==> flow/design.v (excerpt) <==
module Runner2048 (board_clk, VGA_R, VGA_G, VGA_B, hsync, vsync, clk, blank_n, rst, inputnums);
Size: about 7000 cells after synthesis, ~450 flip-flops, about 34 I/O pins, ~45000 um2 of cells after synthesis.
make LEC_CHECK=0 ABC_AREA=1 CAP_MARGIN=20 CELL_PAD_IN_SITES_DETAIL_PLACEMENT=1 CORE_MARGIN=2 CORE_UTILIZATION=40 MIN_ROUTING_LAYER=met2 SLEW_MARGIN=20 finish   # period 20.0 ns
run.sh (not shown) runs the stock make flow with config.mk's settings and CLKGATE_MAP_FILE=.
The first run did not get past global routing, error GRT-0116.
Then changed:
Settings changed: ABC_AREA 1 to default, CELL_PAD_IN_SITES_DETAIL_PLACEMENT 1 to default, CORE_UTILIZATION 40 to 65, MIN_ROUTING_LAYER met2 to default, TNS_END_PERCENT from default to 5.
Clock period 20.0 ns to 15.5 ns, I/O delays scaled along.
What happened:
- The changed run passed the timing, DRC and antenna checks
- die area decreases by 40%
- synthesized cell count decreases by 26%
- synthesized area decreases by 3.5%
Then changed:
Settings changed: CORE_UTILIZATION 65 to 16, TNS_END_PERCENT 5 to default.
Clock period 15.5 ns to 25.1 ns, I/O delays scaled along.
Result: The new run completed without violations; utilization decreases by 51 points; die size increases to 4.0 times its value; clock-buffer cell count is unchanged; worst setup slack improves by 8.1 ns.
Then changed:
Settings changed: CORE_UTILIZATION 16 to 40.
Clock period 25.1 ns to 8.93 ns, I/O delays scaled along.
First-iteration DRC count is lower by 0.55%. Routed wire length rises by 3.5%.

========
Runner2048 again, from the RTL that the note above started with.
Settings: LEC_CHECK=0, ABC_AREA=1, CAP_MARGIN=20, CORE_MARGIN=2, CORE_UTILIZATION=72, CTS_CLUSTER_DIAMETER=397, PLACE_DENSITY=0.4, SETUP_SLACK_MARGIN=2.12, SLEW_MARGIN=20; clock period 10.7 ns.
Edit:
ABC_AREA = not set   (was 1)
CORE_UTILIZATION = 40   (was 72)
CTS_CLUSTER_DIAMETER = not set   (was 397)
PLACE_DENSITY = not set   (was 0.4)
SETUP_SLACK_MARGIN = not set   (was 2.12)
clock period = 7.3 ns   (was 10.7 ns; I/O delays follow)
Result:
- die area came out higher by 72%
- synthesized cell count came out lower by about 26%
- synthesized area came out lower by 3.5%
- worst hold slack loses 0.0088 ns
Edit:
CORE_UTILIZATION = 66   (was 40)
SETUP_SLACK_MARGIN = -0.31   (was not set)
clock period = 4.49 ns   (was 7.3 ns; I/O delays follow)
=> Now the flow finished with negative setup slack left. Global-route usage climbs by 22 points. Cell count increases by 1.2%. Utilization goes up by 35 points. Worst setup slack gets worse by 1.2 ns. Synthesized cell count stays the same. Die area came out lower by 39%. Non-clock buffer count goes up by 628. Wire length goes up by 0.86%.

========
run A:
Starting RTL as in the previous note.
Settings: LEC_CHECK=0, ABC_AREA=1, CAP_MARGIN=25, CELL_PAD_IN_SITES_DETAIL_PLACEMENT=1, CELL_PAD_IN_SITES_GLOBAL_PLACEMENT=1, CORE_MARGIN=6, CORE_UTILIZATION=39, CTS_CLUSTER_DIAMETER=152, GPL_TIMING_DRIVEN=1, MAX_ROUTING_LAYER=met4, MIN_ROUTING_LAYER=met1, SETUP_SLACK_MARGIN=2.53, SLEW_MARGIN=20, TNS_END_PERCENT=35; clock period 20.0 ns.
Run A finished every step from synthesis to the final layout, and the layout passed the timing, DRC and antenna checks.
### run A -> run B
Settings: CORE_MARGIN changed from 6 to 2; ABC_AREA removed (was 1); CTS_CLUSTER_DIAMETER removed (was 152); MIN_ROUTING_LAYER removed (was met1); CORE_UTILIZATION changed from 39 to 66; SETUP_SLACK_MARGIN removed (was 2.53); TNS_END_PERCENT removed (was 35); CELL_PAD_IN_SITES_GLOBAL_PLACEMENT removed (was 1); CAP_MARGIN changed from 25 to 20; CELL_PAD_IN_SITES_DETAIL_PLACEMENT removed (was 1); GPL_TIMING_DRIVEN removed (was 1); MAX_ROUTING_LAYER removed (was met4); the clock period (ns, I/O delays scaled along) changed from 20.0 to 4.44.
Run B -> stages 100% | layout checks FAIL | negative setup slack. For run A, the last element of the critical path was vert2[0][7]$_DFFE_PP0P_, unlike run B, where it was vert3[3][3]$_DFFE_PP0P_. Of run B and run A, it is run B that has the lower final worst slack. Run B vs. run A: post-synthesis xor/xnor area fraction moved up, ratio of routed vias to standard cells went up. Run B reports its dominant kind of combinational cell as AND-OR/OR-AND gates while run A reports simple AND/OR/NAND/NOR gates. Looking at worst setup path startpoint, the inputnums[1] result is from run A; the vert2[2][3]$_DFFE_PP0P_ one comes from run B.
--- input diff run B..run C ---
Settings: putting CTS_CLUSTER_SIZE at 19 where nothing was set; swapping 66 for 70 in CORE_UTILIZATION; swapping 4.44 for 4.17 in the clock period (ns, I/O delays scaled along).
==> results <==
The flow ran to completion for all of run B and run C but run C, which stopped partway.
Run C: GRT-0232 in global routing (5_1_grt) -> run aborted
Going from run B to run C, cell total after placement rose 227; standard cell area after detailed placement shows an increase of 2200 µm²; post-synthesis compound-gate area fraction stayed essentially flat; overall die width moved down.
Reported for run B and run C, yosys synthesis chip area turned out identical to the last digit.
Area share of fa/ha/maj cells after synthesis: run B vs run C — no meaningful difference
Run C -> run B: synthesized flop and latch total delta 0, exact match
As far as sequential element share of the synthesized area is concerned, run C and run B perform about the same.
Comparing run B and run C, overall die area is lower on run C.

========
Setup of run 1:
Runner2048 again, from the RTL that the note above started with.
clock: 20.0 ns
lec_check: 0
cap_margin: 5
cell_pad_in_sites_detail_placement: 2
cell_pad_in_sites_global_placement: 1
core_margin: 2
core_utilization: 40
cts_cluster_diameter: 106
max_routing_layer: met4
min_routing_layer: met2
setup_slack_margin: 2.13
slew_margin: 40
tns_end_percent: 40
Run 1 | ERROR | global routing (5_1_grt)
The inputs of run 2 differ from those of run 1 as listed below.
- removing CELL_PAD_IN_SITES_GLOBAL_PLACEMENT (formerly 1)
- removing MIN_ROUTING_LAYER (formerly met2)
- removing TNS_END_PERCENT (formerly 40)
- removing MAX_ROUTING_LAYER (formerly met4)
- changing CORE_UTILIZATION from 40 to 66
- removing SETUP_SLACK_MARGIN (formerly 2.13)
- removing CELL_PAD_IN_SITES_DETAIL_PLACEMENT (formerly 2)
- changing SLEW_MARGIN from 40 to 20
- removing CTS_CLUSTER_DIAMETER (formerly 106)
- changing CAP_MARGIN from 5 to 20
- changing the clock period (ns, I/O delays scaled along) from 20.0 to 7.55
Notes after the runs:
Run 2 ran to completion and came out clean on the timing, DRC and antenna checks.
Taking run 1 as the reference, in run 2 chip area in the Yosys report comparable; area of the core down about 40%; half-perimeter wire length after placement lower; share of the core filled by cells before placement went up 26 points.
Cmp run 2 vs run 1: horizontal die dimension lower in run 2
Delta (run 2 minus run 1): total die size down about 40%, post-CTS setup repair buffer count neither gained nor lost much, height of the die fell 22%.
Setup changes, run 2 to run 3
- ABC_AREA newly set to 1
- CORE_UTILIZATION changed from 66 to 72
- CTS_CLUSTER_DIAMETER newly set to 397
- the clock period (ns, I/O delays scaled along) changed from 7.55 to 10.7
- Of the two values seen for critical-path cell with the highest stage delay, nand2_1 was produced by run 3 and o41ai_1 by run 2.
- Summary of run 3 over run 2: biggest cell delay along the critical path went down 0.25 ns; sum of routed wire length over all layers picked up an extra 7.9%; hold slack moved up; instance count on the critical path moved down; tap cell count fell by 18.
Edits applied to the flow inputs when going from run 3 to run 4:
- setting SETUP_SLACK_MARGIN to 1.6 for the first time
- removing CTS_CLUSTER_DIAMETER (formerly 397)
- setting CTS_CLUSTER_SIZE to 80 for the first time
- changing the clock period (ns, I/O delays scaled along) from 10.7 to 6.34
[summary]
Area of all placed cells without fillers | run 4 above run 3. Run 4 vs. run 3: count of input and output buffers about even; total area of sequential cells about even; multi-input gate share of the layout cell area fell 0.16 points; growth of design area from synthesis to finish rose 0.88 points. Going from run 3 to run 4, number of nets in the final layout grew slightly. Per the comparison of run 4 with run 3, cell count after placement about even; routed wire length rose 2.3%.
What run 5 does differently from run 4 at the input level:
- PLACE_DENSITY_LB_ADDON: unset -> 0.2
- CTS_CLUSTER_DIAMETER: unset -> 27
- CAP_MARGIN: 20 -> 5
Findings:
Going from run 4 to run 5, area fraction in mux cells ~0 delta, non-clock buffer area fraction after layout -0.17 points, setup slack at placement +0.14 ns, routing usage on met2 +2.5 points.

========
Starting RTL as in the previous note.
make LEC_CHECK=0 CAP_MARGIN=0 CORE_MARGIN=2 CORE_UTILIZATION=66 SETUP_SLACK_MARGIN=-0.31 SLEW_MARGIN=40 finish   # period 4.25 ns
The starting point finished with negative setup slack left.
Then changed:
--- a/flow/config.mk
+++ b/flow/config.mk
@@ -6,7 +6,9 @@
 export NUM_CORES = 4
 export LEC_CHECK = 0
-export CAP_MARGIN = 0
+export CAP_MARGIN = 20
 export CORE_MARGIN = 2
-export CORE_UTILIZATION = 66
+export CORE_UTILIZATION = 72
+export PLACE_DENSITY = 0.95
 export SETUP_SLACK_MARGIN = -0.31
-export SLEW_MARGIN = 40
+export SLEW_MARGIN = 20
+export TNS_END_PERCENT = 5
==> flow/constraint.sdc (replaced) <==
create_clock -name core_clock -period 4.49 [get_ports {board_clk}]
set_input_delay 0.8980 -clock core_clock [delete_from_list [all_inputs] [get_ports {board_clk}]]
set_output_delay 0.8980 -clock core_clock [all_outputs]
set_load 0.01 [all_outputs]
This time the run failed in global routing (5_1_grt).
Die area went down by 8.2%.
Synthesized cell count is unchanged.
Synthesized area is unchanged.

========
Runner2048 again, from the RTL that the note above started with.
==> flow/config.mk <==
export PLATFORM = sky130hd
export DESIGN_NAME = Runner2048
export DESIGN_NICKNAME = Runner2048
export VERILOG_FILES = /design/flow/design.v
export SDC_FILE = /design/flow/constraint.sdc
export NUM_CORES = 4
export LEC_CHECK = 0
export ABC_AREA = 1
export CAP_MARGIN = 20
export CELL_PAD_IN_SITES_DETAIL_PLACEMENT = 1
export CORE_MARGIN = 6
export CORE_UTILIZATION = 41
export CTS_CLUSTER_DIAMETER = 152
export GPL_TIMING_DRIVEN = 0
export MIN_ROUTING_LAYER = met2
export PLACE_DENSITY_LB_ADDON = 0.21
export SLEW_MARGIN = 20
export TNS_END_PERCENT = 75
==> flow/constraint.sdc <==
create_clock -name core_clock -period 20.0 [get_ports {board_clk}]
set_input_delay 4.0000 -clock core_clock [delete_from_list [all_inputs] [get_ports {board_clk}]]
set_output_delay 4.0000 -clock core_clock [all_outputs]
set_load 0.01 [all_outputs]
The baseline ended with an error in global routing.
==> next run, changes <==
Settings changed: CELL_PAD_IN_SITES_GLOBAL_PLACEMENT from default to 1, CORE_UTILIZATION 41 to 39, TNS_END_PERCENT 75 to 35.
Effect:
- The new run never finished: it broke off in global routing (GRT-0116)
- synthesized area is unchanged
- die size rose by 4.9%
- synthesized cell count is unchanged
